Setup of v31:
// ieee754multiplier
module ieee754multiplier (
    input logic clk, rst_n,
    input logic [31:0] a_i,
    input logic [31:0] b_i,
    input logic start_i,
    output logic done_o,
    output logic nan_o,
    output logic inifinit_o,
    output logic overflow_o,
    output logic underflow_o,
    output logic [31:0] product_o
);
Size in the first run: about 140 flip-flops, roughly 100 I/O pins, about 27000 sq um of cells after synthesis.
clock: 3.48 ns
lec_check: 0
abc_area: 1
cap_margin: 20
core_margin: 2
core_utilization: 72
cts_cluster_diameter: 370
cts_cluster_size: 95
place_density: 0.38
slew_margin: 20
run.sh (not shown) runs the stock make flow with config.mk's settings and CLKGATE_MAP_FILE=.
The log for v31 ends in 5_1_grt with error GRT-0232, so the run never completed.
Edits applied to the flow inputs when going from v31 to v50:
- ABC_AREA removed (was 1)
- CTS_CLUSTER_SIZE removed (was 95)
- CORE_UTILIZATION changed from 72 to 66
- CTS_CLUSTER_DIAMETER removed (was 370)
- PLACE_DENSITY removed (was 0.38)
- the clock period (ns, I/O delays scaled along) changed from 3.48 to 7.4
--- outcome ---
Flow for v31 halted at 5_1_grt, error code GRT-0232. v50 | stages: all done | timing, DRC, antenna: all pass. From v31 to v50 the numbers moved as follows: tally of unique sky130hd cells used after synthesis shows an increase of 61%, number of flip-flops and latches in the synthesized netlist shows no meaningful change. Taking v31 as the reference, in v50 synthesized netlist cell count went down 24%; post-CTS resize count went down 110. Summary: cell area after synthesis, v50 better than v31. Summary of v50 over v31: number of setup buffers added after CTS fell 16; final RePlAce weighted congestion went down by 0.016.
diff inputs: v50 => v32
- CORE_UTILIZATION now 40, was 66
- HOLD_SLACK_MARGIN now 0.19, previously not set
- GPL_ROUTABILITY_DRIVEN now 0, previously not set
- the clock period (ns, I/O delays scaled along) now 9.0, was 7.4
[summary]
From v50 to v32 the numbers moved as follows: via count lost about 5%, pre-placement core utilization has decreased. On number of buffers and inverters on the critical path: v32 sits above v50. Of v32 and v50, it is v32 that has the lower design area. From v50 to v32 the numbers moved as follows: total wire length after detailed routing now sits lower; count of inserted antenna diode cells now sits higher. On synthesized area, v50 and v32 are basically level. Utilization v50 -> v32: down. Lower maximum frequency was reported by v32, not v50. Last element of the critical path: product_r[2]$_DFFE_PN0P_ -> v32, product_r[16]$_DFFE_PN0P_ -> v50.
The inputs of v35 differ from those of v32 as listed below.
- ABC_AREA newly set to 1
- GPL_TIMING_DRIVEN newly set to 0
- SETUP_SLACK_MARGIN newly set to -0.9
- TNS_END_PERCENT newly set to 35
- HOLD_SLACK_MARGIN removed (was 0.19)
In the flow results for v35 and v32, the highest clock frequency the design can meet is smaller on v32. Count of non-CTS inverters in the layout (higher): v35. Between v35 and v32, it is v35 whose synthesized instance count is higher, by 872. The total die area of v35 was inferior to that of v32.
Changes in v23 relative to v35:
- SETUP_SLACK_MARGIN now -0.8, was -0.9
- CELL_PAD_IN_SITES_DETAIL_PLACEMENT now 1, previously not set
- GPL_TIMING_DRIVEN now 1, was 0
- CORE_UTILIZATION now 25, was 40
- CORE_ASPECT_RATIO now 1.21, previously not set
[summary]
Compared with v35, in v23 cell area higher; delay of the slowest cell on the worst path higher.
Input-level comparison between v42 and v23:
- a deleted CORE_ASPECT_RATIO that had been 1.21
- a change of CORE_UTILIZATION from 25 to 23
- a deleted GPL_ROUTABILITY_DRIVEN that had been 0
- a deleted CELL_PAD_IN_SITES_DETAIL_PLACEMENT that had been 1
- a deleted TNS_END_PERCENT that had been 35
- a deleted ABC_AREA that had been 1
- a deleted GPL_TIMING_DRIVEN that had been 1
- a deleted SETUP_SLACK_MARGIN that had been -0.8
- a change of the clock period (ns, I/O delays scaled along) from 9.0 to 8.35
### Flow results
v42: no failed stages, no open violations at the end
v42 ends up with higher initial antenna violation count than v23 does.
Comparing v23 with v42, the clock latency of the later-clocked register in the worst-skew pair came out essentially unchanged.
[compare] base=v23 new=v42: total global-route track usage decreased 3.0 points.
